===== flow/config.mk =====
export PLATFORM = sky130hd
export DESIGN_NAME = Hq2x
export DESIGN_NICKNAME = Hq2x
export VERILOG_FILES = /design/flow/design.v
export SDC_FILE = /design/flow/constraint.sdc
export NUM_CORES = 4
export LEC_CHECK = 0
export ABC_AREA = 1
export CAP_MARGIN = 40
export CORE_ASPECT_RATIO = 0.92
export CORE_MARGIN = 2
export CORE_UTILIZATION = 72
export CTS_CLUSTER_SIZE = 89
export PLACE_DENSITY = 0.38
export SETUP_SLACK_MARGIN = 1.03
export SLEW_MARGIN = 20

===== flow/constraint.sdc =====
create_clock -name core_clock -period 4.01 [get_ports {clk}]
set_input_delay 0.8020 -clock core_clock [delete_from_list [all_inputs] [get_ports {clk}]]
set_output_delay 0.8020 -clock core_clock [all_outputs]
set_load 0.01 [all_outputs]

===== flow/design.v =====
module Hq2x #(parameter LENGTH = 16, parameter HALF_DEPTH = 1, parameter DWIDTH = HALF_DEPTH ? 11 : 23)
(
	input             clk,
	input             ce_in,
	input  [DWIDTH:0] inputpixel,
	input             mono,
	input             disable_hq2x,
	input             reset_frame,
	input             reset_line,
	input             ce_out,
	input       [1:0] read_y,
	input             hblank,
	output [DWIDTH:0] outpixel
);
localparam AWIDTH = $clog2(LENGTH)-1;
localparam DWIDTH1 = DWIDTH+1;
function [5:0] hq_table;
	input [7:0] idx;
begin
	case (idx)
		8'd0: hq_table = 6'd19;
		8'd1: hq_table = 6'd19;
		8'd2: hq_table = 6'd26;
		8'd3: hq_table = 6'd11;
		8'd4: hq_table = 6'd19;
		8'd5: hq_table = 6'd19;
		8'd6: hq_table = 6'd26;
		8'd7: hq_table = 6'd11;
		8'd8: hq_table = 6'd23;
		8'd9: hq_table = 6'd15;
		8'd10: hq_table = 6'd47;
		8'd11: hq_table = 6'd35;
		8'd12: hq_table = 6'd23;
		8'd13: hq_table = 6'd15;
		8'd14: hq_table = 6'd55;
		8'd15: hq_table = 6'd39;
		8'd16: hq_table = 6'd19;
		8'd17: hq_table = 6'd19;
		8'd18: hq_table = 6'd26;
		8'd19: hq_table = 6'd58;
		8'd20: hq_table = 6'd19;
		8'd21: hq_table = 6'd19;
		8'd22: hq_table = 6'd26;
		8'd23: hq_table = 6'd58;
		8'd24: hq_table = 6'd23;
		8'd25: hq_table = 6'd15;
		8'd26: hq_table = 6'd35;
		8'd27: hq_table = 6'd35;
		8'd28: hq_table = 6'd23;
		8'd29: hq_table = 6'd15;
		8'd30: hq_table = 6'd7;
		8'd31: hq_table = 6'd35;
		8'd32: hq_table = 6'd19;
		8'd33: hq_table = 6'd19;
		8'd34: hq_table = 6'd26;
		8'd35: hq_table = 6'd11;
		8'd36: hq_table = 6'd19;
		8'd37: hq_table = 6'd19;
		8'd38: hq_table = 6'd26;
		8'd39: hq_table = 6'd11;
		8'd40: hq_table = 6'd23;
		8'd41: hq_table = 6'd15;
		8'd42: hq_table = 6'd55;
		8'd43: hq_table = 6'd39;
		8'd44: hq_table = 6'd23;
		8'd45: hq_table = 6'd15;
		8'd46: hq_table = 6'd51;
		8'd47: hq_table = 6'd43;
		8'd48: hq_table = 6'd19;
		8'd49: hq_table = 6'd19;
		8'd50: hq_table = 6'd26;
		8'd51: hq_table = 6'd58;
		8'd52: hq_table = 6'd19;
		8'd53: hq_table = 6'd19;
		8'd54: hq_table = 6'd26;
		8'd55: hq_table = 6'd58;
		8'd56: hq_table = 6'd23;
		8'd57: hq_table = 6'd15;
		8'd58: hq_table = 6'd51;
		8'd59: hq_table = 6'd35;
		8'd60: hq_table = 6'd23;
		8'd61: hq_table = 6'd15;
		8'd62: hq_table = 6'd7;
		8'd63: hq_table = 6'd43;
		8'd64: hq_table = 6'd19;
		8'd65: hq_table = 6'd19;
		8'd66: hq_table = 6'd26;
		8'd67: hq_table = 6'd11;
		8'd68: hq_table = 6'd19;
		8'd69: hq_table = 6'd19;
		8'd70: hq_table = 6'd26;
		8'd71: hq_table = 6'd11;
		8'd72: hq_table = 6'd23;
		8'd73: hq_table = 6'd61;
		8'd74: hq_table = 6'd35;
		8'd75: hq_table = 6'd35;
		8'd76: hq_table = 6'd23;
		8'd77: hq_table = 6'd61;
		8'd78: hq_table = 6'd51;
		8'd79: hq_table = 6'd35;
		8'd80: hq_table = 6'd19;
		8'd81: hq_table = 6'd19;
		8'd82: hq_table = 6'd26;
		8'd83: hq_table = 6'd11;
		8'd84: hq_table = 6'd19;
		8'd85: hq_table = 6'd19;
		8'd86: hq_table = 6'd26;
		8'd87: hq_table = 6'd11;
		8'd88: hq_table = 6'd23;
		8'd89: hq_table = 6'd15;
		8'd90: hq_table = 6'd51;
		8'd91: hq_table = 6'd35;
		8'd92: hq_table = 6'd23;
		8'd93: hq_table = 6'd15;
		8'd94: hq_table = 6'd51;
		8'd95: hq_table = 6'd35;
		8'd96: hq_table = 6'd19;
		8'd97: hq_table = 6'd19;
		8'd98: hq_table = 6'd26;
		8'd99: hq_table = 6'd11;
		8'd100: hq_table = 6'd19;
		8'd101: hq_table = 6'd19;
		8'd102: hq_table = 6'd26;
		8'd103: hq_table = 6'd11;
		8'd104: hq_table = 6'd23;
		8'd105: hq_table = 6'd61;
		8'd106: hq_table = 6'd7;
		8'd107: hq_table = 6'd35;
		8'd108: hq_table = 6'd23;
		8'd109: hq_table = 6'd61;
		8'd110: hq_table = 6'd7;
		8'd111: hq_table = 6'd43;
		8'd112: hq_table = 6'd19;
		8'd113: hq_table = 6'd19;
		8'd114: hq_table = 6'd26;
		8'd115: hq_table = 6'd11;
		8'd116: hq_table = 6'd19;
		8'd117: hq_table = 6'd19;
		8'd118: hq_table = 6'd26;
		8'd119: hq_table = 6'd58;
		8'd120: hq_table = 6'd23;
		8'd121: hq_table = 6'd15;
		8'd122: hq_table = 6'd51;
		8'd123: hq_table = 6'd35;
		8'd124: hq_table = 6'd23;
		8'd125: hq_table = 6'd61;
		8'd126: hq_table = 6'd7;
		8'd127: hq_table = 6'd43;
		8'd128: hq_table = 6'd19;
		8'd129: hq_table = 6'd19;
		8'd130: hq_table = 6'd26;
		8'd131: hq_table = 6'd11;
		8'd132: hq_table = 6'd19;
		8'd133: hq_table = 6'd19;
		8'd134: hq_table = 6'd26;
		8'd135: hq_table = 6'd11;
		8'd136: hq_table = 6'd23;
		8'd137: hq_table = 6'd15;
		8'd138: hq_table = 6'd47;
		8'd139: hq_table = 6'd35;
		8'd140: hq_table = 6'd23;
		8'd141: hq_table = 6'd15;
		8'd142: hq_table = 6'd55;
		8'd143: hq_table = 6'd39;
		8'd144: hq_table = 6'd19;
		8'd145: hq_table = 6'd19;
		8'd146: hq_table = 6'd26;
		8'd147: hq_table = 6'd11;
		8'd148: hq_table = 6'd19;
		8'd149: hq_table = 6'd19;
		8'd150: hq_table = 6'd26;
		8'd151: hq_table = 6'd11;
		8'd152: hq_table = 6'd23;
		8'd153: hq_table = 6'd15;
		8'd154: hq_table = 6'd51;
		8'd155: hq_table = 6'd35;
		8'd156: hq_table = 6'd23;
		8'd157: hq_table = 6'd15;
		8'd158: hq_table = 6'd51;
		8'd159: hq_table = 6'd35;
		8'd160: hq_table = 6'd19;
		8'd161: hq_table = 6'd19;
		8'd162: hq_table = 6'd26;
		8'd163: hq_table = 6'd11;
		8'd164: hq_table = 6'd19;
		8'd165: hq_table = 6'd19;
		8'd166: hq_table = 6'd26;
		8'd167: hq_table = 6'd11;
		8'd168: hq_table = 6'd23;
		8'd169: hq_table = 6'd15;
		8'd170: hq_table = 6'd55;
		8'd171: hq_table = 6'd39;
		8'd172: hq_table = 6'd23;
		8'd173: hq_table = 6'd15;
		8'd174: hq_table = 6'd51;
		8'd175: hq_table = 6'd43;
		8'd176: hq_table = 6'd19;
		8'd177: hq_table = 6'd19;
		8'd178: hq_table = 6'd26;
		8'd179: hq_table = 6'd11;
		8'd180: hq_table = 6'd19;
		8'd181: hq_table = 6'd19;
		8'd182: hq_table = 6'd26;
		8'd183: hq_table = 6'd11;
		8'd184: hq_table = 6'd23;
		8'd185: hq_table = 6'd15;
		8'd186: hq_table = 6'd51;
		8'd187: hq_table = 6'd39;
		8'd188: hq_table = 6'd23;
		8'd189: hq_table = 6'd15;
		8'd190: hq_table = 6'd7;
		8'd191: hq_table = 6'd43;
		8'd192: hq_table = 6'd19;
		8'd193: hq_table = 6'd19;
		8'd194: hq_table = 6'd26;
		8'd195: hq_table = 6'd11;
		8'd196: hq_table = 6'd19;
		8'd197: hq_table = 6'd19;
		8'd198: hq_table = 6'd26;
		8'd199: hq_table = 6'd11;
		8'd200: hq_table = 6'd23;
		8'd201: hq_table = 6'd15;
		8'd202: hq_table = 6'd51;
		8'd203: hq_table = 6'd35;
		8'd204: hq_table = 6'd23;
		8'd205: hq_table = 6'd15;
		8'd206: hq_table = 6'd51;
		8'd207: hq_table = 6'd39;
		8'd208: hq_table = 6'd19;
		8'd209: hq_table = 6'd19;
		8'd210: hq_table = 6'd26;
		8'd211: hq_table = 6'd11;
		8'd212: hq_table = 6'd19;
		8'd213: hq_table = 6'd19;
		8'd214: hq_table = 6'd26;
		8'd215: hq_table = 6'd11;
		8'd216: hq_table = 6'd23;
		8'd217: hq_table = 6'd15;
		8'd218: hq_table = 6'd51;
		8'd219: hq_table = 6'd35;
		8'd220: hq_table = 6'd23;
		8'd221: hq_table = 6'd15;
		8'd222: hq_table = 6'd7;
		8'd223: hq_table = 6'd35;
		8'd224: hq_table = 6'd19;
		8'd225: hq_table = 6'd19;
		8'd226: hq_table = 6'd26;
		8'd227: hq_table = 6'd11;
		8'd228: hq_table = 6'd19;
		8'd229: hq_table = 6'd19;
		8'd230: hq_table = 6'd26;
		8'd231: hq_table = 6'd11;
		8'd232: hq_table = 6'd23;
		8'd233: hq_table = 6'd15;
		8'd234: hq_table = 6'd51;
		8'd235: hq_table = 6'd35;
		8'd236: hq_table = 6'd23;
		8'd237: hq_table = 6'd15;
		8'd238: hq_table = 6'd7;
		8'd239: hq_table = 6'd43;
		8'd240: hq_table = 6'd19;
		8'd241: hq_table = 6'd19;
		8'd242: hq_table = 6'd26;
		8'd243: hq_table = 6'd11;
		8'd244: hq_table = 6'd19;
		8'd245: hq_table = 6'd19;
		8'd246: hq_table = 6'd26;
		8'd247: hq_table = 6'd11;
		8'd248: hq_table = 6'd23;
		8'd249: hq_table = 6'd15;
		8'd250: hq_table = 6'd7;
		8'd251: hq_table = 6'd35;
		8'd252: hq_table = 6'd23;
		8'd253: hq_table = 6'd15;
		8'd254: hq_table = 6'd7;
		8'd255: hq_table = 6'd43;
		default: hq_table = 6'd0;
	endcase
end
endfunction
wire [5:0] hqrule = hq_table(nextpatt);
reg [23:0] Prev0, Prev1, Prev2, Curr0, Curr1, Curr2, Next0, Next1, Next2;
reg [23:0] A, B, D, F, G, H;
reg  [7:0] pattern, nextpatt;
reg  [1:0] cyc;
reg  curbuf;
reg  prevbuf;
wire iobuf = !curbuf;
wire diff0, diff1;
DiffCheck diffcheck0(Curr1, (cyc == 0) ? Prev0 : (cyc == 1) ? Curr0 : (cyc == 2) ? Prev2 : Next1, diff0);
DiffCheck diffcheck1(Curr1, (cyc == 0) ? Prev1 : (cyc == 1) ? Next0 : (cyc == 2) ? Curr2 : Next2, diff1);
wire [7:0] new_pattern = {diff1, diff0, pattern[7:2]};
wire [23:0] X = (cyc == 0) ? A : (cyc == 1) ? Prev1 : (cyc == 2) ? Next1 : G;
wire [23:0] blend_result_pre;
Blend blender(clk, ce_in, disable_hq2x ? 6'd0 : hqrule, Curr0, X, B, D, F, H, blend_result_pre);
wire [DWIDTH:0] Curr20tmp;
wire     [23:0] Curr20 = HALF_DEPTH ? h2rgb(Curr20tmp) : Curr20tmp;
wire [DWIDTH:0] Curr21tmp;
wire     [23:0] Curr21 = HALF_DEPTH ? h2rgb(Curr21tmp) : Curr21tmp;
reg  [AWIDTH:0] wrin_addr2;
reg  [DWIDTH:0] wrpix;
reg             wrin_en;
function [23:0] h2rgb;
	input [11:0] v;
begin
	h2rgb = mono ? {v[7:0], v[7:0], v[7:0]} : {v[11:8],v[11:8],v[7:4],v[7:4],v[3:0],v[3:0]};
end
endfunction
function [11:0] rgb2h;
	input [23:0] v;
begin
	rgb2h = mono ? {4'b0000, v[23:20], v[19:16]} : {v[23:20], v[15:12], v[7:4]};
end
endfunction
hq2x_in #(.LENGTH(LENGTH), .DWIDTH(DWIDTH)) hq2x_in
(
	.clk(clk),
	.rdaddr(offs),
	.rdbuf0(prevbuf),
	.rdbuf1(curbuf),
	.q0(Curr20tmp),
	.q1(Curr21tmp),
	.wraddr(wrin_addr2),
	.wrbuf(iobuf),
	.data(wrpix),
	.wren(wrin_en)
);
reg     [AWIDTH+1:0] read_x;
reg     [AWIDTH+1:0] wrout_addr; 
reg                  wrout_en;
reg  [DWIDTH1*4-1:0] wrdata, wrdata_pre;
wire [DWIDTH1*4-1:0] outpixel_x4;
reg  [DWIDTH1*2-1:0] outpixel_x2;
assign outpixel = read_x[0] ? outpixel_x2[DWIDTH1*2-1:DWIDTH1] : outpixel_x2[DWIDTH:0];
hq2x_buf #(.NUMWORDS(LENGTH*2), .AWIDTH(AWIDTH+1), .DWIDTH(DWIDTH1*4-1)) hq2x_out
(
	.clock(clk),
	.rdaddress({read_x[AWIDTH+1:1],read_y[1]}),
	.q(outpixel_x4),
	.data(wrdata),
	.wraddress(wrout_addr),
	.wren(wrout_en)
);
always @(posedge clk) begin
	if(ce_out) begin
		if(read_x[0]) outpixel_x2 <= read_y[0] ? outpixel_x4[DWIDTH1*4-1:DWIDTH1*2] : outpixel_x4[DWIDTH1*2-1:0];
		if(~hblank & ~&read_x) read_x <= read_x + 1'd1;
		if(hblank) read_x <= 0;
	end
end
wire [DWIDTH:0] blend_result = HALF_DEPTH ? rgb2h(blend_result_pre) : blend_result_pre[DWIDTH:0];
reg [AWIDTH:0] offs;
reg old_reset_line;
reg old_reset_frame;
reg [3:0] wrdata_finished;
reg [AWIDTH+1:0] waddr;
always @(posedge clk) begin
	wrout_en <= 0;
	wrin_en  <= 0;
	if(ce_in) begin
		case(cyc)
			0: wrdata[DWIDTH:0]                   <= blend_result;
			1: wrdata[DWIDTH1+DWIDTH:DWIDTH1]     <= blend_result;
			2: wrdata[DWIDTH1*3+DWIDTH:DWIDTH1*3] <= blend_result;
			3: wrdata[DWIDTH1*2+DWIDTH:DWIDTH1*2] <= blend_result;
		endcase
		wrdata_finished <= wrdata_finished << 1;
		if(wrdata_finished[3]) begin
			wrout_en <= 1;
			wrout_addr <= waddr;
		end
		if(~&offs) begin
			if (cyc == 1) begin
				Prev2 <= Curr20;
				Curr2 <= Curr21;
				Next2 <= HALF_DEPTH ? h2rgb(inputpixel) : inputpixel;
				wrpix <= inputpixel;
				wrin_addr2 <= offs;
				wrin_en <= 1;
			end
			if(cyc==3) begin
				offs <= offs + 1'd1;
				waddr <= {offs, curbuf};
				wrdata_finished[0] <= 1;
			end
		end
		pattern <= new_pattern;
		if(cyc==3) begin
			nextpatt <= {new_pattern[7:6], new_pattern[3], new_pattern[5], new_pattern[2], new_pattern[4], new_pattern[1:0]};
			{A, G} <= {Prev0, Next0};
			{B, F, H, D} <= {Prev1, Curr2, Next1, Curr0};
			{Prev0, Prev1} <= {Prev1, Prev2};
			{Curr0, Curr1} <= {Curr1, Curr2};
			{Next0, Next1} <= {Next1, Next2};
		end else begin
			nextpatt <= {nextpatt[5], nextpatt[3], nextpatt[0], nextpatt[6], nextpatt[1], nextpatt[7], nextpatt[4], nextpatt[2]};
			{B, F, H, D} <= {F, H, D, B};
		end
		cyc <= cyc + 1'b1;
		if(old_reset_line && ~reset_line) begin
			old_reset_frame <= reset_frame;
			offs <= 0;
			cyc <= 0;
			curbuf <= ~curbuf;
			prevbuf <= curbuf;
			{Prev0, Prev1, Prev2, Curr0, Curr1, Curr2, Next0, Next1, Next2} <= '0;
			if(old_reset_frame & ~reset_frame) begin
				curbuf <= 0;
				prevbuf <= 0;
			end
		end
		old_reset_line  <= reset_line;
	end
end
endmodule
module hq2x_in #(parameter LENGTH = 16, parameter DWIDTH = 11, parameter AWIDTH = $clog2(LENGTH)-1)
(
	input            clk,
	input [AWIDTH:0] rdaddr,
	input            rdbuf0, rdbuf1,
	output[DWIDTH:0] q0,q1,
	input [AWIDTH:0] wraddr,
	input            wrbuf,
	input [DWIDTH:0] data,
	input            wren
);
wire  [DWIDTH:0] out0, out1;
assign q0 = rdbuf0 ? out1 : out0;
assign q1 = rdbuf1 ? out1 : out0;
hq2x_buf #(.NUMWORDS(LENGTH), .AWIDTH(AWIDTH), .DWIDTH(DWIDTH)) buf0(clk,data,rdaddr,wraddr,wren && (wrbuf == 0),out0);
hq2x_buf #(.NUMWORDS(LENGTH), .AWIDTH(AWIDTH), .DWIDTH(DWIDTH)) buf1(clk,data,rdaddr,wraddr,wren && (wrbuf == 1),out1);
endmodule
module hq2x_buf #(parameter NUMWORDS = 16, parameter AWIDTH = 3, parameter DWIDTH = 11)
(
	input                 clock,
	input      [DWIDTH:0] data,
	input      [AWIDTH:0] rdaddress,
	input      [AWIDTH:0] wraddress,
	input                 wren,
	output reg [DWIDTH:0] q
);
reg [DWIDTH:0] ram[0:NUMWORDS-1];
always_ff@(posedge clock) begin
	if(wren) ram[wraddress] <= data;
	q <= ram[rdaddress];
end
endmodule
module DiffCheck
(
	input [23:0] rgb1,
	input [23:0] rgb2,
	output       result
);
	wire [7:0] r = rgb1[7:1]   - rgb2[7:1];
	wire [7:0] g = rgb1[15:9]  - rgb2[15:9];
	wire [7:0] b = rgb1[23:17] - rgb2[23:17];
	wire [8:0] t = $signed(r) + $signed(b);
	wire [9:0] y = $signed(t) + $signed({g[7], g});
	wire [8:0] u = $signed(r) - $signed(b);
	wire [9:0] v = $signed({g, 1'b0}) - $signed(t);
	wire y_inside = (y < 10'h60 || y >= 10'h3a0);
	wire u_inside = (!u[8:4] || &u[8:4]);  
	wire v_inside = (v < 10'h18 || v >= 10'h3e8);
	assign result = !(y_inside && u_inside && v_inside);
endmodule
module Blend
(
	input         clk,
	input         clk_en,
	input   [5:0] rule,
	input  [23:0] E,
	input  [23:0] A,
	input  [23:0] B,
	input  [23:0] D,
	input  [23:0] F,
	input  [23:0] H,
	output reg [23:0] Result
);
	localparam BLEND1 = 7'b110_10_00;  
	localparam BLEND2 = 7'b100_10_10;  
	localparam BLEND3 = 7'b101_10_01;  
	localparam BLEND4 = 7'b110_01_01;  
	localparam BLEND5 = 7'b010_11_11;  
	localparam BLEND6 = 7'b111_00_00;  
	reg [23:0] a,b,d,e,h,f;
	reg  [3:0] bl_rule;
	reg  [1:0] df_rule;
	always @(posedge clk) if (clk_en) begin
		{bl_rule,df_rule} <= rule;
		a <= A; b <= B; d <= D; e <= E; f <= F; h <= H;
	end
	wire is_diff;
	DiffCheck diff_checker(df_rule[1] ? b : h, df_rule[0] ? d : f, is_diff);
	reg [23:0] i10,i20,i30;
	reg  [6:0] op0;
	always @(posedge clk) if (clk_en) begin
		i10 <= e;
		case({!is_diff, bl_rule})
		1,11,12,13,17: {op0, i20, i30} <= {BLEND1, a, 24'd0};
		      2,14,18: {op0, i20, i30} <= {BLEND1, d, 24'd0};
		      3,15,19: {op0, i20, i30} <= {BLEND1, b, 24'd0};
			4,20,24,27: {op0, i20, i30} <= {BLEND2, d, b};
			      5,21: {op0, i20, i30} <= {BLEND2, a, b};
			      6,22: {op0, i20, i30} <= {BLEND2, a, d};
		        25,29: {op0, i20, i30} <= {BLEND5, d, b};
			        26: {op0, i20, i30} <= {BLEND6, d, b};
			        28: {op0, i20, i30} <= {BLEND4, d, b};
			        30: {op0, i20, i30} <= {BLEND3, b, d};
			        31: {op0, i20, i30} <= {BLEND3, d, b};
		      default: {op0, i20, i30} <= {BLEND1, e, 24'd0}; 
		endcase
	end
	reg [23:0] i1,i2,i3;
	reg  [6:0] op;
	always @(posedge clk) if (clk_en) begin
		op <= op0; i1 <= i10; i2 <= i20; i3 <= i30;
	end
	function  [34:0] mul24x3;
		input  [23:0] op1;
		input   [2:0] op2;
	begin
		mul24x3 = 0;
		if(op2[0]) mul24x3 = mul24x3 + {op1[23:16], 4'b0000, op1[15:8], 4'b0000, op1[7:0]};
		if(op2[1]) mul24x3 = mul24x3 + {op1[23:16], 4'b0000, op1[15:8], 4'b0000, op1[7:0], 1'b0};
		if(op2[2]) mul24x3 = mul24x3 + {op1[23:16], 4'b0000, op1[15:8], 4'b0000, op1[7:0], 2'b00};
	end
	endfunction
	wire [35:0] res = {mul24x3(i1, op[6:4]), 1'b0} + mul24x3(i2, {op[3:2], !op[3:2]}) + mul24x3(i3, {op[1:0], !op[3:2]});
	always @(posedge clk) if (clk_en) Result <= {res[35:28],res[23:16],res[11:4]};
endmodule

===== flow/run.sh =====
#!/bin/bash
# the make line also repeats each setting of config.mk as NAME=value (left out here)
make -C /OpenROAD-flow-scripts/flow DESIGN_CONFIG=/design/flow/config.mk WORK_HOME=/design/flow/orfs CLKGATE_MAP_FILE= finish

==> run_results.csv, run 1 <==
group,metric,value,unit
global_routing,antenna_found_initial,6,
floorplan,fp.dieW,436,microns
power,comb-power,0.0299,W
floorplan,fp.dieH,402,microns
outcome,so_faults,"setup timing",
timing,finalWorstSetupSlack,-1.50,ns
power,p_leak,55.3,nW
setup_path,crit_family,"adder cells",
timing,period_used_share,137,%
logic_synthesis,ys_sh_xor,1.05,%
placed_design,place.gp.congestion,0.923,
placed_design,hpwlAfterDp,214,mm
clock_network,numClockSinks,2803,
power,p_seq,0.0344,W
floorplan,rows,145,
setup_path,r2r_start,"blender.op[3]$_DFFE_PP_",
logic_synthesis,area_leaders,"edfxtp_1 (66%), o21ai_0 (5.8%), nor2_1 (4.7%)",
setup_path,r2r.worst_path.cells,31,
logic_synthesis,syn_inst,10400,
logic_synthesis,synth.area.mux_share,1.11,%
final_layout,fin_nets,11700,
setup_path,cp.arrival,6.15,ns
logic_synthesis,flop_cell,"edfxtp_1",
logic_synthesis,ys_seq_elements,2803,
floorplan,dieArea,175000,sq um
timing,hold_slack,0.323,ns
hold_path,hp-class,"primary input to flop",
setup_path,critPathCaptureType,"flop",
final_layout,nFillCells,7332,
clock_network,h-tree-depth,5,
clock_network,holdBufCountCts,0,
power,seq_power_share,38.5,%
setup_path,crit_top_cell,"nand2_1",
setup_path,slowest_delay,0.53,ns
setup_path,cp-startpoint,"blender.op[3]$_DFFE_PP_",
setup_path,worst-setup-path-type,"flop to flop",
setup_path,r2r_setup_slack,-1.50,ns
hold_path,hold_start,"ce_in",
setup_path,crit_buf_inv,6,
hold_path,hold_end,"wrdata_finished[3]$_DFFE_PP_",
timing,hold_viol,0,
placed_design,io_buffers,33,
final_layout,final_core_util,86.8,%
outcome,status,"complete, but fails checks",
detailed_routing,drtIter0Drc,17800,
timing,tightest_slew,1.01,ns
global_routing,track_usage,41.7,%
logic_synthesis,ys_types,58,
logic_synthesis,ys_top_logic_family,"AND-OR/OR-AND gates",
global_routing,grt_pass1_wl,547,mm
logic_synthesis,ys_sh_aoi,12.0,%
timing,slew_headroom,32.5,%
setup_path,worstPathRequired,4.66,ns
clock_network,cts_max_path_buffers,4,
logic_synthesis,synth_nets,10800,
logic_synthesis,largest_area_cell,"edfxtp_1",
setup_path,critPathCapture,"blender.Result[21]$_DFFE_PP_",
logic_synthesis,simple_gate_area_share,9.95,%
final_layout,area_growth_syn_to_layout,19.5,%
global_routing,grt_overflow_total,0,
detailed_routing,route.detailed.drc,0,
clock_network,clk_pin_slew_worst_paths,0.06,ns
power,switchingPower,0.0288,W
global_routing,grt_max_degree,196,
detailed_routing,ant_nets,0,
placed_design,postPlaceCellArea,135000,sq um
timing,slew_viol_final,0,
detailed_routing,num_vias,94700,
timing,fmax,182,MHz
detailed_routing,routed_wl,388,mm
logic_synthesis,yosysWarnings,4,
timing,skew,0.0750,ns
clock_network,numCtsBuffers,280,
logic_synthesis,synthTopCellsByCount,"edfxtp_1 (2729), nor2_1 (1553), o21ai_0 (1427), nand2_1 (1097), inv_1 (729)",
logic_synthesis,synth-edff-count,2729,
detailed_routing,dr.pass1.iters,10,
floorplan,core,170000,sq um
floorplan,io_pins,34,
logic_synthesis,synthArstFlopShare,0,%
logic_synthesis,yosysChipArea,124000,sq um
logic_synthesis,top_area_share,66.2,%
logic_synthesis,yosysMostFrequentCell,"edfxtp_1",
power,top_power_group,"sequential cells",
setup_path,critPathSlowestCell,"fa_1",
clock_network,cts_tree,"built",
power,switching_share,32.2,%
flow_run,cap_violations,0,
global_routing,grt_pass1_vias,90700,
logic_synthesis,adder_share,4.50,%
setup_path,r2r_end,"blender.Result[21]$_DFFE_PP_",
logic_synthesis,netlist_area,124000,sq um
power,comb_power_share,33.4,%
floorplan,fp_util,72.6,%
setup_path,crit_fanout,15,
flow_run,warnings,101,
power,pg_clk,0.0252,W
logic_synthesis,ys_cells,10400,
setup_path,path_depth,31,
hold_path,min_path_cells,1,
power,p_int,0.0606,W
timing,setup_viol,75,
logic_synthesis,postSynthAreaPerCell,11.9,sq um
setup_path,cp-start-kind,"flop",
detailed_routing,vias_per_cell,6.87,
power,clockPowerShare,28.1,%
timing,rsz0062_at_grt,"true",
timing,timing.setup.tns,-94.81,ns
detailed_routing,post_drt_wl_per_cell,28.1,microns
power,p_per_area,605,nW/um^2
logic_synthesis,postSynthSeqShare,67.4,%
timing,period_minus_slack,5.51,ns
power,peakVddDrop,2.00,mV
clock_network,clkLatencyLatePin,0.95,ns
clock_network,clock-root-buffer,"clkbuf_16",
final_layout,finalInstanceArea,148000,sq um
## layer usage
layer / up-vias / global-route usage, % / share of wire, %
li1: 39400 / - / -
met1: 44500 / 57.5 / 33
met2: 8854 / 63.6 / 45
met3: 1935 / 8.99 / 15
met4: 8 / 20.9 / 6.6
met5: - / 0 / 0.018
## repair_timing
| action | CTS | global route |
|---|---|---|
| cloned | 10 | 4 |
| pin swaps | 140 | 169 |
| resized | 414 | 389 |
| setup buffers | 42 | 28 |
| endpoints found under the setup margin | 87 | 97 |
## layout make-up
class	instances	area, sq um	area share, %
clock inverter	113	947	0.640
antenna	5	12.5	0.00846
multi-input combinational	6273	39100	26.4
inverter	747	2880	1.94
timing repair buffer	1209	11200	7.55
sequential	2803	83400	56.4
clock buffer	368	7520	5.09
tap	2278	2850	1.93
## through the flow
step | worst slack [ns] | total power, W | std cells
floorplan | -1.29 | 0.0492 | 10400
global placement | -1.79 | 0.0581 | 13200
detailed placement | -1.75 | 0.0590 | 13200
CTS | -1.45 | 0.0854 | 13700
global route | -1.73 | 0.0926 | 13800
finish | -1.50 | 0.0895 | 13800
==> inputs of run 2 (changes only) <==
- ABC_AREA: 1 -> unset
- CAP_MARGIN: 40 -> 20
- CORE_ASPECT_RATIO: 0.92 -> unset
- CORE_UTILIZATION: 72 -> 70
- CTS_CLUSTER_SIZE: 89 -> 41
- PLACE_DENSITY: 0.38 -> unset
- PLACE_DENSITY_LB_ADDON: unset -> 0.0
- SETUP_SLACK_MARGIN: 1.03 -> 1.25
- clock period: 4.01 -> 4.43 ns (I/O delays scaled with it)
==> run_results.csv, run 2 <==
group,metric,value,unit
hold_path,hp-class,"primary input to flop",
logic_synthesis,ys_cells,6951,
clock_network,holdBufCountCts,0,
logic_synthesis,synth.area.mux_share,14.8,%
power,switchingPower,0.0235,W
logic_synthesis,area_leaders,"edfxtp_1 (67%), mux4_2 (11%), ha_1 (3.5%)",
timing,rsz0062_at_grt,"true",
setup_path,worst-setup-path-type,"flop to flop",
detailed_routing,vias_per_cell,7.14,
flow_run,cap_violations,0,
final_layout,area_growth_syn_to_layout,18.7,%
logic_synthesis,syn_inst,6951,
flow_run,warnings,86,
logic_synthesis,synth_nets,7380,
setup_path,r2r_end,"blender.Result[23]$_DFFE_PP_",
power,finalPower,0.0788,W
setup_path,cp-startpoint,"blender.op[2]$_DFFE_PP_",
setup_path,crit_family,"adder cells",
clock_network,numCtsBuffers,286,
power,switching_share,29.8,%
clock_network,clock-root-buffer,"clkbuf_16",
detailed_routing,routed_wl,374,mm
power,p_int,0.0553,W
timing,slew_viol_final,0,
power,comb_power_share,29.3,%
detailed_routing,ant_nets,0,
timing,finalWorstSetupSlack,-1.76,ns
timing,slew_headroom,13.3,%
placed_design,place.gp.congestion,0.900,
detailed_routing,route.detailed.drc,0,
final_layout,logic_area,39400,sq um
global_routing,grt_pass1_vias,74800,
logic_synthesis,netlist_area,122000,sq um
clock_network,cts_tree,"built",
logic_synthesis,synth-edff-count,2729,
final_layout,regArea,83400,sq um
timing,timing.setup.tns,-109.60,ns
timing,tightest_slew,1.30,ns
placed_design,hpwlAfterDp,185,mm
hold_path,hold_start,"ce_in",
logic_synthesis,ys_types,78,
final_layout,nFillCells,7486,
power,p_leak,51.2,nW
power,seq_power_share,40.0,%
floorplan,rows,153,
logic_synthesis,postSynthAreaPerCell,17.5,sq um
timing,fmax,161,MHz
setup_path,r2r_start,"blender.op[2]$_DFFE_PP_",
power,peakVddDrop,1.79,mV
setup_path,path_depth,25,
global_routing,grt_pass1_wl,523,mm
logic_synthesis,ys_sh_xor,1.46,%
logic_synthesis,ys_top_logic_family,"multiplexers",
logic_synthesis,largest_area_cell,"edfxtp_1",
floorplan,dieArea,177000,sq um
hold_path,min_path_cells,1,
logic_synthesis,yosysChipArea,122000,sq um
clock_network,cts_max_path_buffers,4,
floorplan,core,173000,sq um
global_routing,antenna_found_initial,19,
power,top_power_group,"sequential cells",
timing,hold_viol,0,
logic_synthesis,synthTopCellsByCount,"edfxtp_1 (2729), mux4_2 (600), ha_1 (343), a21oi_1 (316), nor2_1 (315)",
logic_synthesis,top_area_share,67.2,%
floorplan,fp.dieW,421,microns
clock_network,numClockSinks,2803,
detailed_routing,post_drt_wl_per_cell,35.8,microns
hold_path,hold_end,"blender.i3[6]$_DFFE_PP_",
final_layout,fin_nets,8359,
logic_synthesis,postSynthSeqShare,68.4,%
floorplan,io_pins,34,
clock_network,clk_pin_slew_worst_paths,0.07,ns
detailed_routing,drtIter0Drc,12000,
setup_path,slowest_delay,0.49,ns
placed_design,io_buffers,33,
final_layout,final_core_util,83.4,%
outcome,status,"complete, but fails checks",
floorplan,fp_util,70.3,%
setup_path,crit_buf_inv,7,
global_routing,grt_max_degree,189,
logic_synthesis,synthArstFlopShare,0,%
logic_synthesis,simple_gate_area_share,3.98,%
logic_synthesis,ys_seq_elements,2803,
logic_synthesis,yosysWarnings,4,
detailed_routing,num_vias,74600,
placed_design,place_ws,-1.66,ns
power,clockPowerShare,30.7,%
setup_path,crit_fanout,12,
setup_path,r2r.worst_path.cells,25,
timing,period_used_share,140,%
setup_path,critPathSlowestCell,"fa_1",
setup_path,cp.arrival,6.89,ns
logic_synthesis,adder_share,4.57,%
setup_path,critPathCaptureType,"flop",
setup_path,critPathCapture,"blender.Result[23]$_DFFE_PP_",
setup_path,worstPathRequired,5.13,ns
logic_synthesis,yosysMostFrequentCell,"edfxtp_1",
setup_path,r2r_setup_slack,-1.76,ns
setup_path,cp-start-kind,"flop",
detailed_routing,dr.pass1.iters,10,
power,pg_clk,0.0242,W
timing,period_minus_slack,6.19,ns
logic_synthesis,flop_cell,"edfxtp_1",
clock_network,h-tree-depth,5,
power,p_seq,0.0315,W
outcome,so_faults,"setup timing",
power,comb-power,0.0231,W
clock_network,clkLatencyLatePin,0.97,ns
timing,skew,0.0960,ns
timing,setup_viol,75,
logic_synthesis,ys_sh_aoi,4.90,%
power,p_per_area,545,nW/um^2
global_routing,track_usage,41.3,%
global_routing,grt_overflow_total,0,
floorplan,fp.dieH,421,microns
[run 2: final cells by class]
class / count / area share (%)
well taps: 2325 / 2.01
clock buffers: 374 / 5.36
clock inverters: 111 / 0.815
repair buffers: 1014 / 6.23
diodes: 7 / 0.0121
inverters: 276 / 0.719
multi-input cells: 3549 / 27.2
flip-flops and latches: 2803 / 57.7
[run 2: metrics by stage]
| step | area [sq um] | hold WS [ns] | cells |
|---|---|---|---|
| after floorplan | 123000 | 0.400 | 6951 |
| after global placement | 132000 | 0.401 | 9810 |
| after detailed placement | 132000 | 0.405 | 9811 |
| after CTS | 143000 | 0.380 | 10400 |
| after global routing | 145000 | 0.389 | 10500 |
| final | 145000 | 0.394 | 10500 |
[run 2: routing by layer]
layer / wire [microns] / vias to the layer above / track usage, %
li1: - / 29300 / -
met1: 123000 / 37000 / 55.5
met2: 178000 / 6692 / 65.5
met3: 47400 / 1647 / 8.92
met4: 25200 / 18 / 20.3
met5: 124 / - / 0
[run 2: repair_timing]
action	4_1_cts	5_1_grt
gates resized	300	263
setup endpoints to repair	87	239
cloned	10	3
pin swaps	127	159
buffers inserted	96	30
==> inputs of run 3 (changes only) <==
- CAP_MARGIN: 20 -> 40
- CORE_UTILIZATION: 70 -> 72
- CTS_CLUSTER_SIZE: 41 -> unset
- PLACE_DENSITY_LB_ADDON: 0.0 -> unset
- SETUP_SLACK_MARGIN: 1.25 -> unset
- clock period: 4.43 -> 5.77 ns (I/O delays scaled with it)
==> run_results.csv, run 3 <==
group,metric,value,unit
setup_path,critPathCaptureType,"flop",
placed_design,place.gp.congestion,0.895,
power,peakVddDrop,1.14,mV
power,p_seq,0.0240,W
setup_path,cp.arrival,6.64,ns
detailed_routing,dr_wl_met2,169,mm
placed_design,io_buffers,33,
final_layout,finalInstanceArea,141000,sq um
hold_path,hold_start,"blender.i20[9]$_DFFE_PP_",
setup_path,r2r_start,"blender.df_rule[1]$_SDFFCE_PP0P_",
floorplan,rows,151,
detailed_routing,ant_nets,0,
placed_design,hpwlAfterDp,186,mm
outcome,so_faults,"setup timing",
power,clockPowerShare,31.2,%
logic_synthesis,largest_area_cell,"edfxtp_1",
final_layout,fin_cells,9982,
clock_network,numCtsBuffers,284,
detailed_routing,num_vias,72300,
timing,period_used_share,105,%
logic_synthesis,yosysChipArea,122000,sq um
outcome,status,"complete, but fails checks",
global_routing,grt_pass1_vias,69800,
timing,slew_viol_final,0,
flow_run,warnings,85,
timing,setup_viol,55,
clock_network,cts_tree,"built",
final_layout,regArea,83400,sq um
logic_synthesis,synthArstFlopShare,0,%
timing,period_minus_slack,6.05,ns
global_routing,grt_max_degree,189,
hold_path,hp-class,"flop to flop",
logic_synthesis,ys_types,78,
detailed_routing,drtIter0Drc,12500,
setup_path,cp-startpoint,"blender.df_rule[1]$_SDFFCE_PP0P_",
global_routing,grt_overflow_total,0,
logic_synthesis,ys_cells,6951,
final_layout,logic_area,38700,sq um
final_layout,fin_nets,7987,
setup_path,worst-setup-path-type,"flop to flop",
logic_synthesis,ys_seq_elements,2803,
logic_synthesis,yosysMostFrequentCell,"edfxtp_1",
clock_network,clkLatencyLatePin,0.95,ns
hold_path,min_path_cells,0,
logic_synthesis,yosysWarnings,4,
logic_synthesis,postSynthAreaPerCell,17.5,sq um
logic_synthesis,top_area_share,67.2,%
detailed_routing,route.detailed.drc,0,
logic_synthesis,ys_sh_aoi,4.90,%
logic_synthesis,postSynthSeqShare,68.4,%
floorplan,fp.dieW,415,microns
clock_network,cts_max_path_buffers,4,
detailed_routing,highest-signal-layer,"met5",
final_layout,nFillCells,7286,
setup_path,crit_fanout,24,
detailed_routing,routed_wl,360,mm
power,top_power_group,"sequential cells",
setup_path,path_depth,26,
setup_path,r2r_setup_slack,-0.28,ns
power,pg_clk,0.0182,W
timing,rsz0062_at_grt,"true",
final_layout,area_growth_syn_to_layout,16.0,%
timing,hold_viol,0,
power,p_leak,49.4,nW
placed_design,dp_cells,9327,
logic_synthesis,simple_gate_area_share,3.98,%
clock_network,holdBufCountCts,0,
global_routing,track_usage,39.0,%
setup_path,critPathCapture,"blender.i20[16]$_DFFE_PP_",
logic_synthesis,area_leaders,"edfxtp_1 (67%), mux4_2 (11%), ha_1 (3.5%)",
flow_run,cap_violations,0,
clock_network,clk_pin_slew_worst_paths,0.07,ns
setup_path,crit_family,"AND-OR/OR-AND gates",
detailed_routing,post_drt_wl_per_cell,36.1,microns
logic_synthesis,synth_nets,7380,
detailed_routing,wl_met3,47.8,mm
setup_path,r2r_end,"blender.i20[16]$_DFFE_PP_",
timing,slew_headroom,21.6,%
power,comb_power_share,27.6,%
global_routing,grt_pass1_wl,481,mm
power,switchingPower,0.0172,W
logic_synthesis,synth-edff-count,2729,
timing,finalWorstSetupSlack,-0.278,ns
setup_path,crit_buf_inv,7,
power,p_per_area,412,nW/um^2
timing,skew,0.0755,ns
power,seq_power_share,41.2,%
clock_network,clock-root-buffer,"clkbuf_16",
power,comb-power,0.0161,W
detailed_routing,wl_met1,121,mm
detailed_routing,vias_per_cell,7.24,
floorplan,core,169000,sq um
clock_network,numClockSinks,2803,
setup_path,worstPathRequired,6.37,ns
logic_synthesis,netlist_area,122000,sq um
hold_path,hold_end,"blender.i2[9]$_DFFE_PP_",
timing,tightest_slew,1.18,ns
timing,fmax,165,MHz
logic_synthesis,flop_cell,"edfxtp_1",
floorplan,fp.dieH,415,microns
placed_design,postPlaceCellArea,128000,sq um
logic_synthesis,adder_share,4.57,%
setup_path,r2r.worst_path.cells,26,
power,finalPower,0.0582,W
logic_synthesis,ys_top_logic_family,"multiplexers",
power,p_int,0.0411,W
logic_synthesis,synth.area.mux_share,14.8,%
floorplan,fp_util,72.2,%
logic_synthesis,ys_sh_xor,1.46,%
clock_network,h-tree-depth,5,
setup_path,cp-start-kind,"flop",
logic_synthesis,synthTopCellsByCount,"edfxtp_1 (2729), mux4_2 (600), ha_1 (343), a21oi_1 (316), nor2_1 (315)",
power,switching_share,29.5,%
floorplan,dieArea,173000,sq um
timing,timing.setup.tns,-6.17,ns
setup_path,critPathSlowestCell,"fa_2",
setup_path,slowest_delay,0.62,ns
logic_synthesis,syn_inst,6951,
global_routing,antenna_found_initial,20,
timing,hold_slack,0.415,ns
detailed_routing,dr.pass1.iters,7,
floorplan,io_pins,34,
-- run 3: metal layers --
layer | global-route usage, % | up-vias
met4 | 16.2 | 12
met5 | 0 | -
li1 | - | 28600
met3 | 8.22 | 1433
met2 | 59.9 | 6438
met1 | 55.7 | 35800
-- run 3: area by class of cell --
type,count,share of cell area [%]
Antenna cell,10,0.0177
Clock buffer,375,5.43
Clock inverter,107,0.686
Inverter,276,0.738
Multi-Input combinational cell,3548,27.4
Sequential cell,2803,59.0
Tap cell,2218,1.96
Timing Repair Buffer,645,4.76
-- run 3: through the flow --
stage               worst slack, ns  util [%]
finish                       -0.278      83.8
global route                 -0.464      83.8
CTS                          -0.109      82.0
detailed placement           -0.422      76.1
global placement             -0.243      75.6
floorplan                   0.00353         -
-- run 3: what timing repair did --
item | 4_1_cts | 5_1_grt
hold endpoints to repair | 0 | 0
gates cloned | 2 | 8
gates resized | 190 | 321
setup buffers | 52 | 48
pin swaps | 105 | 196
setup endpoints to repair | 70 | 71
==> inputs of run 4 (changes only) <==
- CAP_MARGIN: 40 -> 20
- CELL_PAD_IN_SITES_DETAIL_PLACEMENT: unset -> 1
- CORE_ASPECT_RATIO: unset -> 0.7
- CORE_UTILIZATION: 72 -> 45
- GPL_ROUTABILITY_DRIVEN: unset -> 0
- MAX_ROUTING_LAYER: unset -> met5
- PLACE_DENSITY: unset -> 0.6
- clock period: 5.77 -> 8.0 ns (I/O delays scaled with it)
==> run_results.csv, run 4 <==
group,metric,value,unit
setup_path,slowest_delay,0.62,ns
logic_synthesis,adder_share,4.57,%
placed_design,hpwlAfterDp,198,mm
clock_network,clkLatencyLatePin,0.87,ns
power,p_leak,46.4,nW
hold_path,hold_end,"blender.op[0]$_DFFE_PP_",
timing,skew,0.0794,ns
clock_network,h-tree-depth,5,
setup_path,r2r.worst_path.cells,26,
setup_path,crit_buf_inv,4,
power,pg_clk,0.0131,W
detailed_routing,post_drt_wl_per_cell,29.8,microns
logic_synthesis,synth-edff-count,2729,
floorplan,fp.dieH,439,microns
clock_network,cts_tree,"built",
clock_network,post_cts_buffers,0,
logic_synthesis,yosysWarnings,4,
outcome,status,"finished clean",
setup_path,r2r_setup_slack,0.50,ns
detailed_routing,vias_per_cell,5.99,
detailed_routing,dr_wl_met2,140,mm
global_routing,grt_max_degree,127,
final_layout,fin_cells,10900,
timing,slew_viol_final,0,
power,clockPowerShare,33.4,%
timing,slew_headroom,25.1,%
detailed_routing,routed_wl,325,mm
placed_design,io_buffers,33,
setup_path,r2r_start,"cyc[0]$_SDFFCE_PP0P_",
setup_path,critPathCaptureType,"flop",
power,switching_share,28.9,%
detailed_routing,drtIter0Drc,7478,
timing,rsz0062_at_grt,"false",
timing,hold_slack,0.418,ns
power,comb-power,0.00874,W
clock_network,clock-root-buffer,"clkbuf_16",
clock_network,cts_max_path_buffers,4,
logic_synthesis,ys_types,78,
logic_synthesis,yosysMostFrequentCell,"edfxtp_1",
clock_network,clk_pin_slew_worst_paths,0.07,ns
hold_path,min_path_cells,0,
global_routing,track_usage,23.5,%
detailed_routing,dr.pass1.iters,6,
logic_synthesis,postSynthSeqShare,68.4,%
logic_synthesis,ys_seq_elements,2803,
setup_path,critPathSlowestCell,"or4b_2",
power,seq_power_share,44.4,%
clock_network,numClockSinks,2803,
global_routing,grt_pass1_wl,472,mm
setup_path,r2r_end,"nextpatt[7]$_DFFE_PP_",
logic_synthesis,syn_inst,6951,
setup_path,worstPathRequired,8.57,ns
logic_synthesis,netlist_area,122000,sq um
detailed_routing,num_vias,65400,
detailed_routing,highest-signal-layer,"met5",
logic_synthesis,synth.area.mux_share,14.8,%
timing,fmax,133,MHz
setup_path,path_depth,26,
final_layout,nFillCells,24600,
floorplan,io_pins,34,
timing,tightest_slew,1.12,ns
power,p_per_area,288,nW/um^2
logic_synthesis,postSynthAreaPerCell,17.5,sq um
logic_synthesis,flop_cell,"edfxtp_1",
power,switchingPower,0.0113,W
timing,hold_viol,0,
floorplan,core,269000,sq um
placed_design,dp_cells,10400,
global_routing,grt_pass1_vias,66900,
logic_synthesis,ys_top_logic_family,"multiplexers",
hold_path,hp-class,"flop to flop",
clock_network,numCtsBuffers,277,
flow_run,warnings,80,
timing,timing.setup.tns,0,ns
logic_synthesis,ys_cells,6951,
final_layout,fin_nets,7518,
setup_path,critPathCapture,"nextpatt[7]$_DFFE_PP_",
detailed_routing,ant_nets,0,
logic_synthesis,synthTopCellsByCount,"edfxtp_1 (2729), mux4_2 (600), ha_1 (343), a21oi_1 (316), nor2_1 (315)",
global_routing,grt_overflow_total,0,
hold_path,hold_start,"blender.op0[0]$_DFFE_PP_",
power,p_seq,0.0174,W
setup_path,cp.arrival,8.08,ns
floorplan,rows,159,
logic_synthesis,top_area_share,67.2,%
detailed_routing,route.detailed.drc,0,
logic_synthesis,ys_sh_xor,1.46,%
clock_network,holdBufCountCts,0,
flow_run,cap_violations,0,
power,peakVddDrop,0.314,mV
setup_path,crit_fanout,17,
logic_synthesis,ys_sh_aoi,4.90,%
power,p_int,0.0280,W
global_routing,antenna_found_initial,19,
power,top_power_group,"sequential cells",
timing,period_minus_slack,7.50,ns
setup_path,worst-setup-path-type,"flop to flop",
timing,finalWorstSetupSlack,0.497,ns
setup_path,crit_top_cell,"a21oi_1",
floorplan,fp_util,45.4,%
logic_synthesis,yosysChipArea,122000,sq um
final_layout,area_growth_syn_to_layout,11.8,%
timing,period_used_share,93.8,%
logic_synthesis,synth_nets,7380,
logic_synthesis,largest_area_cell,"edfxtp_1",
setup_path,crit_family,"AND-OR/OR-AND gates",
logic_synthesis,area_leaders,"edfxtp_1 (67%), mux4_2 (11%), ha_1 (3.5%)",
setup_path,cp-start-kind,"flop",
detailed_routing,wl_met3,25.3,mm
placed_design,place_ws,0.314,ns
power,comb_power_share,22.2,%
logic_synthesis,synthArstFlopShare,0,%
detailed_routing,wl_met1,154,mm
timing,setup_viol,0,
setup_path,cp-startpoint,"cyc[0]$_SDFFCE_PP0P_",
floorplan,dieArea,275000,sq um
logic_synthesis,simple_gate_area_share,3.98,%
floorplan,fp.dieW,626,microns
## run 4: metrics by stage
stage	total power, W	util (%)	area, sq um
floorplan	0.0237	-	122000
global placement	0.0258	47.3	127000
finish	0.0393	50.7	136000
detailed placement	0.0263	47.3	127000
global route	0.0409	50.7	136000
CTS	0.0394	50.6	136000
## run 4: final cells by class
class | instances | area (sq um) | share of cell area (%)
antenna | 2 | 5.00 | 0.00367
clock buffer | 368 | 7700 | 5.65
clock inverter | 119 | 1260 | 0.928
inverter | 276 | 1040 | 0.760
multi-input combinational | 3548 | 36600 | 26.9
sequential | 2803 | 83400 | 61.2
tap | 3622 | 4530 | 3.33
timing repair buffer | 183 | 1690 | 1.24
## run 4: routing by layer
metal  GRT usage (%)  up-vias
met2            33.8     2625
met3            3.45      400
li1                -    27700
met5               0        -
met1            38.0    34700
met4            4.36        4
## run 4: what timing repair did
action	in CTS	in global routing
setup endpoints to repair	0	2
hold endpoints to repair	0	0
resized	0	2
==> inputs of run 5 (changes only) <==
- ABC_AREA: unset -> 1
- CELL_PAD_IN_SITES_DETAIL_PLACEMENT: 1 -> unset
- CORE_ASPECT_RATIO: 0.7 -> 1.32
- CORE_UTILIZATION: 45 -> 72
- CTS_CLUSTER_DIAMETER: unset -> 258
- CTS_CLUSTER_SIZE: unset -> 10
- GPL_ROUTABILITY_DRIVEN: 0 -> unset
- MAX_ROUTING_LAYER: met5 -> unset
- SETUP_SLACK_MARGIN: unset -> 1.14
- SLEW_MARGIN: 20 -> 40
- TNS_END_PERCENT: unset -> 5
- clock period: 8.0 -> 4.01 ns (I/O delays scaled with it)
==> run_results.csv, run 5 <==
group,metric,value,unit
outcome,status,"complete, but fails checks",
outcome,so_faults,"setup timing",
timing,tightest_slew,1.01,ns
global_routing,grt_overflow_total,0,
floorplan,fp_util,72.6,%
setup_path,r2r_end,"blender.Result[17]$_DFFE_PP_",
timing,hold_slack,0.321,ns
power,top_power_group,"sequential cells",
setup_path,critPathCaptureType,"flop",
timing,slew_headroom,32.2,%
setup_path,r2r_setup_slack,-1.58,ns
global_routing,grt_max_degree,196,
hold_path,hold_start,"ce_in",
setup_path,path_depth,34,
logic_synthesis,synthTopCellsByCount,"edfxtp_1 (2729), nor2_1 (1553), o21ai_0 (1427), nand2_1 (1097), inv_1 (729)",
timing,slew_viol_final,0,
detailed_routing,dr.pass1.iters,14,
timing,period_used_share,139,%
setup_path,crit_top_cell,"nand2_1",
timing,hold_viol,0,
global_routing,grt_pass1_wl,557,mm
logic_synthesis,simple_gate_area_share,9.95,%
final_layout,nFillCells,7795,
placed_design,place_ws,-1.94,ns
power,comb_power_share,31.4,%
timing,setup_viol,75,
power,pg_clk,0.0265,W
logic_synthesis,ys_sh_aoi,12.0,%
clock_network,clock-root-buffer,"clkbuf_16",
global_routing,met1_usage,49.9,%
logic_synthesis,postSynthSeqShare,67.4,%
detailed_routing,routed_wl,388,mm
clock_network,clkLatencyLatePin,0.99,ns
placed_design,dp_cells,13200,
hold_path,hold_end,"F[21]$_DFFE_PP_",
setup_path,critPathCapture,"blender.Result[17]$_DFFE_PP_",
power,p_leak,54.8,nW
clock_network,cts_max_path_buffers,4,
power,p_int,0.0609,W
flow_run,cap_violations,0,
setup_path,crit_buf_inv,4,
floorplan,rows,174,
detailed_routing,route.detailed.drc,0,
clock_network,cts_tree,"built",
setup_path,r2r_start,"blender.op[2]$_DFFE_PP_",
logic_synthesis,yosysMostFrequentCell,"edfxtp_1",
logic_synthesis,area_leaders,"edfxtp_1 (66%), o21ai_0 (5.8%), nor2_1 (4.7%)",
detailed_routing,vias_per_cell,6.77,
global_routing,met3_usage,10.4,%
placed_design,place.gp.congestion,0.962,
logic_synthesis,ys_top_logic_family,"AND-OR/OR-AND gates",
floorplan,io_pins,34,
timing,period_minus_slack,5.59,ns
detailed_routing,post_drt_wl_per_cell,28.1,microns
timing,fmax,179,MHz
timing,skew,0.110,ns
logic_synthesis,ys_types,58,
logic_synthesis,top_area_share,66.2,%
power,peakVddDrop,0.729,mV
logic_synthesis,synth-edff-count,2729,
setup_path,worst-setup-path-type,"flop to flop",
clock_network,numClockSinks,2803,
logic_synthesis,syn_inst,10400,
placed_design,io_buffers,33,
final_layout,area_growth_syn_to_layout,18.3,%
clock_network,numCtsBuffers,330,
detailed_routing,num_vias,93400,
final_layout,fin_nets,11800,
logic_synthesis,ys_sh_xor,1.05,%
detailed_routing,drtIter0Drc,16100,
setup_path,crit_family,"simple AND/OR/NAND/NOR gates",
hold_path,hp-class,"primary input to flop",
global_routing,antenna_found_initial,12,
logic_synthesis,synth_nets,10800,
clock_network,clk_pin_slew_worst_paths,0.06,ns
global_routing,grt_util_met2,69.6,%
timing,finalWorstSetupSlack,-1.58,ns
power,switching_share,31.3,%
power,p_seq,0.0343,W
power,p_per_area,605,nW/um^2
floorplan,fp.dieW,365,microns
logic_synthesis,synthArstFlopShare,0,%
power,switchingPower,0.0277,W
logic_synthesis,postSynthAreaPerCell,11.9,sq um
global_routing,top_usage_layer,"met2",
logic_synthesis,largest_area_cell,"edfxtp_1",
setup_path,critPathSlowestCell,"fa_1",
global_routing,grt_pass1_vias,92600,
global_routing,track_usage,43.1,%
floorplan,dieArea,175000,sq um
logic_synthesis,synth.area.mux_share,1.11,%
setup_path,cp-start-kind,"flop",
clock_network,h-tree-depth,5,
logic_synthesis,flop_cell,"edfxtp_1",
placed_design,hpwlAfterDp,222,mm
logic_synthesis,netlist_area,124000,sq um
final_layout,fin_cells,13800,
power,comb-power,0.0278,W
power,seq_power_share,38.7,%
logic_synthesis,yosysWarnings,4,
final_layout,final_core_util,85.9,%
logic_synthesis,ys_cells,10400,
hold_path,min_path_cells,1,
floorplan,core,170000,sq um
timing,rsz0062_at_grt,"true",
setup_path,cp.arrival,6.27,ns
detailed_routing,ant_nets,0,
logic_synthesis,adder_share,4.50,%
power,clockPowerShare,29.9,%
setup_path,cp-startpoint,"blender.op[2]$_DFFE_PP_",
logic_synthesis,yosysChipArea,124000,sq um
setup_path,crit_fanout,9,
logic_synthesis,ys_seq_elements,2803,
setup_path,r2r.worst_path.cells,34,
flow_run,warnings,112,
setup_path,worstPathRequired,4.70,ns
setup_path,slowest_delay,0.56,ns
floorplan,fp.dieH,480,microns
## run 5: timing repair
item | CTS | global route
gates resized | 293 | 166
setup buffers | 27 | 12
gates cloned | 7 | 0
endpoints found under the setup margin | 88 | 157
hold buffers | 0 | 0
pin swaps | 86 | 55
## run 5: per-layer routing
metal  part of all wire (%)  vias to the layer above
li1                       -                    39400
met1                     30                    43800
met2                     47                     8063
met3                     13                     2177
met4                    9.5                        6
met5                  0.012                        -
## run 5: layout make-up
| class | count | area [sq um] | share of cell area, % |
|---|---|---|---|
| antenna | 12 | 30.0 | 0.0205 |
| clock buffer | 495 | 8960 | 6.12 |
| clock inverter | 9 | 115 | 0.0786 |
| inverter | 747 | 2850 | 1.95 |
| multi-input combinational | 6275 | 37600 | 25.7 |
| sequential | 2803 | 83400 | 57.0 |
| tap | 2288 | 2860 | 1.95 |
| timing repair buffer | 1178 | 10600 | 7.25 |
## run 5: stage by stage
| step | TNS, ns | total power [W] | cell area, sq um |
|---|---|---|---|
| floorplan | -59.75 | 0.0490 | 124000 |
| global placement | -119.11 | 0.0587 | 134000 |
| detailed placement | -124.07 | 0.0595 | 135000 |
| CTS | -99.71 | 0.0869 | 145000 |
| global route | -126.56 | 0.0923 | 146000 |
| finish | -103.15 | 0.0887 | 146000 |
==> inputs of run 6 (changes only) <==
- ABC_AREA: 1 -> 0
- CAP_MARGIN: 20 -> 25
- CELL_PAD_IN_SITES_DETAIL_PLACEMENT: unset -> 1
- CELL_PAD_IN_SITES_GLOBAL_PLACEMENT: unset -> 1
- CORE_ASPECT_RATIO: 1.32 -> unset
- CORE_UTILIZATION: 72 -> 45
- CTS_CLUSTER_DIAMETER: 258 -> unset
- CTS_CLUSTER_SIZE: 10 -> 47
- GPL_ROUTABILITY_DRIVEN: unset -> 1
- GPL_TIMING_DRIVEN: unset -> 0
- MAX_ROUTING_LAYER: unset -> met5
- PLACE_DENSITY: 0.6 -> unset
- PLACE_DENSITY_LB_ADDON: unset -> 0.27
- SETUP_SLACK_MARGIN: 1.14 -> unset
- SLEW_MARGIN: 40 -> 30
- clock period: 4.01 -> 10.6 ns (I/O delays scaled with it)
==> run_results.csv, run 6 <==
group,metric,value,unit
timing,tightest_slew,1.10,ns
logic_synthesis,ys_cells,6951,
final_layout,area_growth_syn_to_layout,15.3,%
logic_synthesis,synth.area.mux_share,14.8,%
power,seq_power_share,43.2,%
power,switching_share,29.5,%
global_routing,antenna_found_initial,27,
clock_network,cts_tree,"built",
timing,setup_viol,0,
timing,finalWorstSetupSlack,1.82,ns
logic_synthesis,yosysWarnings,4,
final_layout,fin_nets,7874,
timing,fmax,114,MHz
power,pg_clk,0.0103,W
global_routing,grt_pass1_vias,70200,
power,p_leak,48.1,nW
logic_synthesis,largest_area_cell,"edfxtp_1",
power,switchingPower,0.00892,W
flow_run,warnings,69,
setup_path,critPathCapture,"nextpatt[6]$_DFFE_PP_",
global_routing,grt_pass1_wl,503,mm
clock_network,post_cts_buffers,0,
logic_synthesis,synth-edff-count,2729,
hold_path,hold_end,"blender.i3[20]$_DFFE_PP_",
setup_path,worst-setup-path-type,"flop to flop",
timing,slew_viol_final,0,
hold_path,min_path_cells,0,
logic_synthesis,ys_sh_aoi,4.90,%
setup_path,critPathSlowestCell,"clkbuf_1",
logic_synthesis,simple_gate_area_share,3.98,%
logic_synthesis,ys_top_logic_family,"multiplexers",
clock_network,numCtsBuffers,296,
setup_path,critPathCaptureType,"flop",
clock_network,clk_pin_slew_worst_paths,0.06,ns
logic_synthesis,ys_seq_elements,2803,
global_routing,grt_overflow_total,0,
logic_synthesis,yosysChipArea,122000,sq um
setup_path,crit_fanout,10,
logic_synthesis,netlist_area,122000,sq um
setup_path,slowest_delay,0.80,ns
timing,slew_headroom,26.7,%
floorplan,fp.dieW,524,microns
detailed_routing,ant_nets,0,
power,p_per_area,215,nW/um^2
power,clockPowerShare,34.1,%
logic_synthesis,postSynthAreaPerCell,17.5,sq um
outcome,status,"finished clean",
placed_design,io_buffers,31,
placed_design,place_ws,1.81,ns
setup_path,cp-startpoint,"cyc[0]$_SDFFCE_PP0P_",
floorplan,dieArea,275000,sq um
placed_design,hpwlAfterDp,248,mm
clock_network,cts_resized,0,
timing,skew,0.0914,ns
setup_path,r2r.worst_path.cells,31,
setup_path,crit_family,"AND-OR/OR-AND gates",
setup_path,worstPathRequired,11.21,ns
power,top_power_group,"sequential cells",
logic_synthesis,synth_nets,7380,
detailed_routing,drtIter0Drc,7827,
logic_synthesis,ys_sh_xor,1.46,%
logic_synthesis,postSynthSeqShare,68.4,%
setup_path,crit_top_cell,"a21oi_1",
clock_network,h-tree-depth,5,
setup_path,r2r_setup_slack,1.82,ns
global_routing,grt_max_degree,84,
clock_network,clock-root-buffer,"clkbuf_16",
power,finalPower,0.0302,W
setup_path,cp.arrival,9.39,ns
flow_run,cap_violations,0,
logic_synthesis,top_area_share,67.2,%
logic_synthesis,area_leaders,"edfxtp_1 (67%), mux4_2 (11%), ha_1 (3.5%)",
detailed_routing,route.detailed.drc,0,
clock_network,cts_max_path_buffers,4,
setup_path,r2r_end,"nextpatt[6]$_DFFE_PP_",
detailed_routing,vias_per_cell,5.98,
timing,rsz0062_at_grt,"false",
setup_path,crit_buf_inv,7,
setup_path,path_depth,31,
logic_synthesis,adder_share,4.57,%
floorplan,fp.dieH,524,microns
logic_synthesis,syn_inst,6951,
floorplan,io_pins,34,
final_layout,final_core_util,52.0,%
floorplan,fp_util,45.1,%
timing,hold_viol,0,
clock_network,holdBufCountCts,0,
detailed_routing,dr.pass1.iters,5,
detailed_routing,routed_wl,347,mm
hold_path,hold_start,"blender.i30[20]$_DFFE_PP_",
timing,period_minus_slack,8.78,ns
logic_synthesis,synthTopCellsByCount,"edfxtp_1 (2729), mux4_2 (600), ha_1 (343), a21oi_1 (316), nor2_1 (315)",
power,peakVddDrop,0.318,mV
power,comb-power,0.00684,W
detailed_routing,post_drt_wl_per_cell,30.8,microns
timing,period_used_share,82.8,%
power,comb_power_share,22.6,%
logic_synthesis,synthArstFlopShare,0,%
power,p_seq,0.0131,W
global_routing,track_usage,25.0,%
hold_path,hp-class,"flop to flop",
setup_path,cp-start-kind,"flop",
logic_synthesis,flop_cell,"edfxtp_1",
clock_network,clkLatencyLatePin,0.94,ns
power,p_int,0.0213,W
floorplan,core,270000,sq um
final_layout,nFillCells,24700,
clock_network,numClockSinks,2803,
placed_design,place.gp.congestion,0.888,
logic_synthesis,ys_types,78,
setup_path,r2r_start,"cyc[0]$_SDFFCE_PP0P_",
logic_synthesis,yosysMostFrequentCell,"edfxtp_1",
detailed_routing,num_vias,67400,
floorplan,rows,191,
[run 6: metal layers]
layer | global-route usage [%] | routed length (microns) | vias up
met5 | 0 | 30 | -
met1 | 35.9 | 147000 | 35700
met3 | 3.03 | 24400 | 488
met2 | 40.6 | 165000 | 2852
met4 | 6.67 | 9710 | 4
li1 | - | - | 28400
[run 6: final cells by class]
cell class,count,area (sq um),share of cell area (%)
clock buffer,366,7830,5.57
clock inverter,173,1730,1.23
tap,3570,4470,3.18
timing repair buffer,196,4080,2.91
antenna,14,35.0,0.0249
multi-input combinational,3548,36600,26.0
inverter,276,1040,0.737
buffer,324,1340,0.954
sequential,2803,83400,59.4
[run 6: metrics by stage]
stage | hold WS (ns) | instance area [sq um] | cells | TNS [ns]
after floorplan | 0.400 | 122000 | 6951 | 0
after global placement | 0.401 | 127000 | 10600 | -7273.56
after detailed placement | 0.405 | 130000 | 10700 | 0
after CTS | 0.418 | 140000 | 11200 | 0
after global routing | 0.420 | 140000 | 11300 | 0
final | 0.415 | 141000 | 11300 | 0
Power figures rest on the tool's default switching activity, not on a simulated workload.
